// Top_1553B_APB
module Top_1553B_APB
(
  APB_CLK,
  APB_RESETn,
  APB_RDATA,
  APB_READY,
  APB_SLVERR,
  APB_STRB,
  APB_PROT, 
  APB_ADDR,
  APB_ENABLE,
  APB_WRITE,
  APB_WDATA,
  APB_SEL,
  rx0_1553,
  tx0_1553,
  tx0_en,
  rx1_1553,
  tx1_1553,
  tx1_en
);
localparam DATAWIDTH = 32;
localparam APB_STRB_WIDTH = 8;
localparam REGSNUM = 8;
localparam REGS_ADDRWIDTH = 3;
input                               APB_CLK;
input                               APB_RESETn;
output [DATAWIDTH-1 : 0]            APB_RDATA;
output                              APB_READY;
output                              APB_SLVERR;
input  [APB_STRB_WIDTH-1 : 0]       APB_STRB;
input  [2 : 0]                      APB_PROT;
input  [DATAWIDTH-1 : 0]            APB_ADDR;
input                               APB_ENABLE;
input                               APB_WRITE;
input  [DATAWIDTH-1 : 0]            APB_WDATA;
input                               APB_SEL;
input     [1:0] rx0_1553;
output    [1:0] tx0_1553;
output    tx0_en;
input     [1:0] rx1_1553;
output    [1:0] tx1_1553;
output    tx1_en;
wire [DATAWIDTH*REGSNUM-1 : 0]    RegsDataOut;
wire [DATAWIDTH*REGSNUM-1 : 0]    RegsDataIn;
wire                              beWrdOut;
wire                              beReadOut;
wire [REGS_ADDRWIDTH-1 : 0]       RegsAddrOut;
APB_Slave_Interface#(
    .DATAWIDTH  (DATAWIDTH),
    .REGSNUM    (REGSNUM)
)APB_Inter_inst(
    .APB_CLK(APB_CLK),
    .APB_RESETn(APB_RESETn),
    .APB_RDATA(APB_RDATA),
    .APB_READY(APB_READY),
    .APB_SLVERR(APB_SLVERR),
    .APB_STRB(APB_STRB),
    .APB_PROT(APB_PROT), 
    .APB_ADDR(APB_ADDR),
    .APB_ENABLE(APB_ENABLE),
  ...
make LEC_CHECK=0 ABC_AREA=0 CAP_MARGIN=20 CELL_PAD_IN_SITES_DETAIL_PLACEMENT=0 CORE_MARGIN=2 CORE_UTILIZATION=72 CTS_CLUSTER_SIZE=46 GPL_ROUTABILITY_DRIVEN=0 GPL_TIMING_DRIVEN=1 MAX_ROUTING_LAYER=met5 MIN_ROUTING_LAYER=met1 PLACE_DENSITY_LB_ADDON=0.03 SETUP_SLACK_MARGIN=0.7 SLEW_MARGIN=20 finish   # period 2.38 ns
run.sh (not shown) runs the stock make flow with config.mk's settings and CLKGATE_MAP_FILE=.
The baseline finished but failed the layout checks on negative setup slack.
Next try:
==> flow/config.mk (replaced) <==
export PLATFORM = sky130hd
export DESIGN_NAME = Top_1553B_APB
export DESIGN_NICKNAME = Top_1553B_APB
export VERILOG_FILES = /design/flow/design.v
export SDC_FILE = /design/flow/constraint.sdc
export NUM_CORES = 4
export LEC_CHECK = 0
export ABC_AREA = 1
export CAP_MARGIN = 20
export CORE_MARGIN = 2
export CORE_UTILIZATION = 72
export CTS_CLUSTER_DIAMETER = 203
export MAX_ROUTING_LAYER = met4
export PLACE_DENSITY_LB_ADDON = 0.03
export SLEW_MARGIN = 20
==> flow/constraint.sdc (replaced) <==
create_clock -name core_clock -period 7.19 [get_ports {APB_CLK}]
set_input_delay 1.4380 -clock core_clock [delete_from_list [all_inputs] [get_ports {APB_CLK}]]
set_output_delay 1.4380 -clock core_clock [all_outputs]
set_load 0.01 [all_outputs]
Now the flow went through all stages and came out clean.
Clock-buffer cell count increases by 5.
First-iteration DRC count drops by about 43%.
Cell count climbs by 32%.
Cell area drops by 5.8%.
Global-route usage falls by 9.5 points.
Core utilization is lower by 9.2 points.
Non-clock buffer count went down by 330.
Critical path depth went down by 6.

Starting RTL as in the previous note.
clock: 2.38 ns
lec_check: 0
abc_area: 1
cap_margin: 0
cell_pad_in_sites_detail_placement: 0
core_margin: 2
core_utilization: 72
cts_cluster_diameter: 346
cts_cluster_size: 15
gpl_routability_driven: 0
gpl_timing_driven: 1
max_routing_layer: met5
min_routing_layer: met1
place_density: 0.65
setup_slack_margin: -0.0
slew_margin: 20
The first run finished but fails on negative setup slack.
Edit:
--- a/flow/config.mk
+++ b/flow/config.mk
@@ -7,4 +7,4 @@
 export LEC_CHECK = 0
-export ABC_AREA = 1
-export CAP_MARGIN = 0
+export ABC_AREA = 0
+export CAP_MARGIN = 20
 export CELL_PAD_IN_SITES_DETAIL_PLACEMENT = 0
@@ -12,4 +12,4 @@
 export CORE_UTILIZATION = 72
-export CTS_CLUSTER_DIAMETER = 346
-export CTS_CLUSTER_SIZE = 15
+export CTS_CLUSTER_DIAMETER = 380
+export CTS_CLUSTER_SIZE = 20
 export GPL_ROUTABILITY_DRIVEN = 0
@@ -18,4 +18,4 @@
 export MIN_ROUTING_LAYER = met1
-export PLACE_DENSITY = 0.65
-export SETUP_SLACK_MARGIN = -0.0
+export PLACE_DENSITY_LB_ADDON = 0.03
+export SETUP_SLACK_MARGIN = 0.68
 export SLEW_MARGIN = 20
==> flow/constraint.sdc (replaced) <==
create_clock -name core_clock -period 2.33 [get_ports {APB_CLK}]
set_input_delay 0.4660 -clock core_clock [delete_from_list [all_inputs] [get_ports {APB_CLK}]]
set_output_delay 0.4660 -clock core_clock [all_outputs]
set_load 0.01 [all_outputs]
Outcome: The changed run finished with negative setup slack left. Count of clock-buffer cells in the layout falls by 63. Setup slack loses 540 ps. Maximum frequency falls by 16%. Routed wire length rises by 9.9%. Cell count falls by 29%. Sequential power is about the same. Utilization rises by 3.5 points. Synthesized area falls by 4.3%.
Edit:
==> flow/config.mk (replaced) <==
export PLATFORM = sky130hd
export DESIGN_NAME = Top_1553B_APB
export DESIGN_NICKNAME = Top_1553B_APB
export VERILOG_FILES = /design/flow/design.v
export SDC_FILE = /design/flow/constraint.sdc
export NUM_CORES = 4
export LEC_CHECK = 0
export CAP_MARGIN = 20
export CORE_MARGIN = 2
export CORE_UTILIZATION = 72
export CTS_CLUSTER_SIZE = 17
export SETUP_SLACK_MARGIN = 0.69
export SLEW_MARGIN = 20
Effect: With this change the flow ended with an error in global routing (5_1_grt); die area stays the same; synthesized cell count stays the same; synthesized area stays the same.
Edit:
--- a/flow/config.mk
+++ b/flow/config.mk
@@ -7,3 +7,3 @@
 export LEC_CHECK = 0
-export CAP_MARGIN = 20
+export CAP_MARGIN = 40
 export CORE_MARGIN = 2
@@ -11,3 +11,3 @@
 export CTS_CLUSTER_SIZE = 17
-export SETUP_SLACK_MARGIN = 0.69
+export HOLD_SLACK_MARGIN = 0.29
 export SLEW_MARGIN = 20
==> flow/constraint.sdc (replaced) <==
create_clock -name core_clock -period 2.34 [get_ports {APB_CLK}]
set_input_delay 0.4680 -clock core_clock [delete_from_list [all_inputs] [get_ports {APB_CLK}]]
set_output_delay 0.4680 -clock core_clock [all_outputs]
set_load 0.01 [all_outputs]
With this change the flow finished but failed the layout checks on negative setup slack.
Area after synthesis stays the same.
Synthesized cell count stays the same.
Die size does not change.
Edit:
--- a/flow/config.mk
+++ b/flow/config.mk
@@ -7,7 +7,6 @@
 export LEC_CHECK = 0
-export CAP_MARGIN = 40
+export CAP_MARGIN = 20
 export CORE_MARGIN = 2
 export CORE_UTILIZATION = 72
-export CTS_CLUSTER_SIZE = 17
-export HOLD_SLACK_MARGIN = 0.29
+export MAX_ROUTING_LAYER = met4
 export SLEW_MARGIN = 20
==> flow/constraint.sdc (replaced) <==
create_clock -name core_clock -period 7.19 [get_ports {APB_CLK}]
set_input_delay 1.4380 -clock core_clock [delete_from_list [all_inputs] [get_ports {APB_CLK}]]
set_output_delay 1.4380 -clock core_clock [all_outputs]
set_load 0.01 [all_outputs]
=> This time the run produced a clean layout. Worst hold slack is better by 140 ps. Final cell count fell by a few percent. Core utilization is lower by 7.0 points. Design area is lower by a little under a tenth. Routed wire length decreases by a quarter to a third. Total power is lower by well over a third. Setup slack gains 3900 ps. Sequential cell count stays the same. Via count fell by about a fifth.
Edit:
--- a/flow/config.mk
+++ b/flow/config.mk
@@ -9,4 +9,4 @@
 export CORE_MARGIN = 2
-export CORE_UTILIZATION = 72
-export MAX_ROUTING_LAYER = met4
+export CORE_UTILIZATION = 70
+export CTS_CLUSTER_SIZE = 15
 export SLEW_MARGIN = 20
==> flow/constraint.sdc (replaced) <==
create_clock -name core_clock -period 2.35 [get_ports {APB_CLK}]
set_input_delay 0.4700 -clock core_clock [delete_from_list [all_inputs] [get_ports {APB_CLK}]]
set_output_delay 0.4700 -clock core_clock [all_outputs]
set_load 0.01 [all_outputs]
What happened: This time the run finished but fails on negative setup slack; sequential power came out higher to 3.1 times its value; sequential cell count does not change; design area came out higher by 6.6%; clock skew came out higher by 10 ps; synthesized area is unchanged; routed wire length came out higher by 11%; maximum frequency came out higher by 47%; hold slack is worse by 150 ps; via count came out higher by 6.4%; count of clock-buffer cells in the layout came out higher by 10; sequential share of layout area came out lower by 4.0 points.
No activity file was given, so power comes from the tool's default toggle rates.
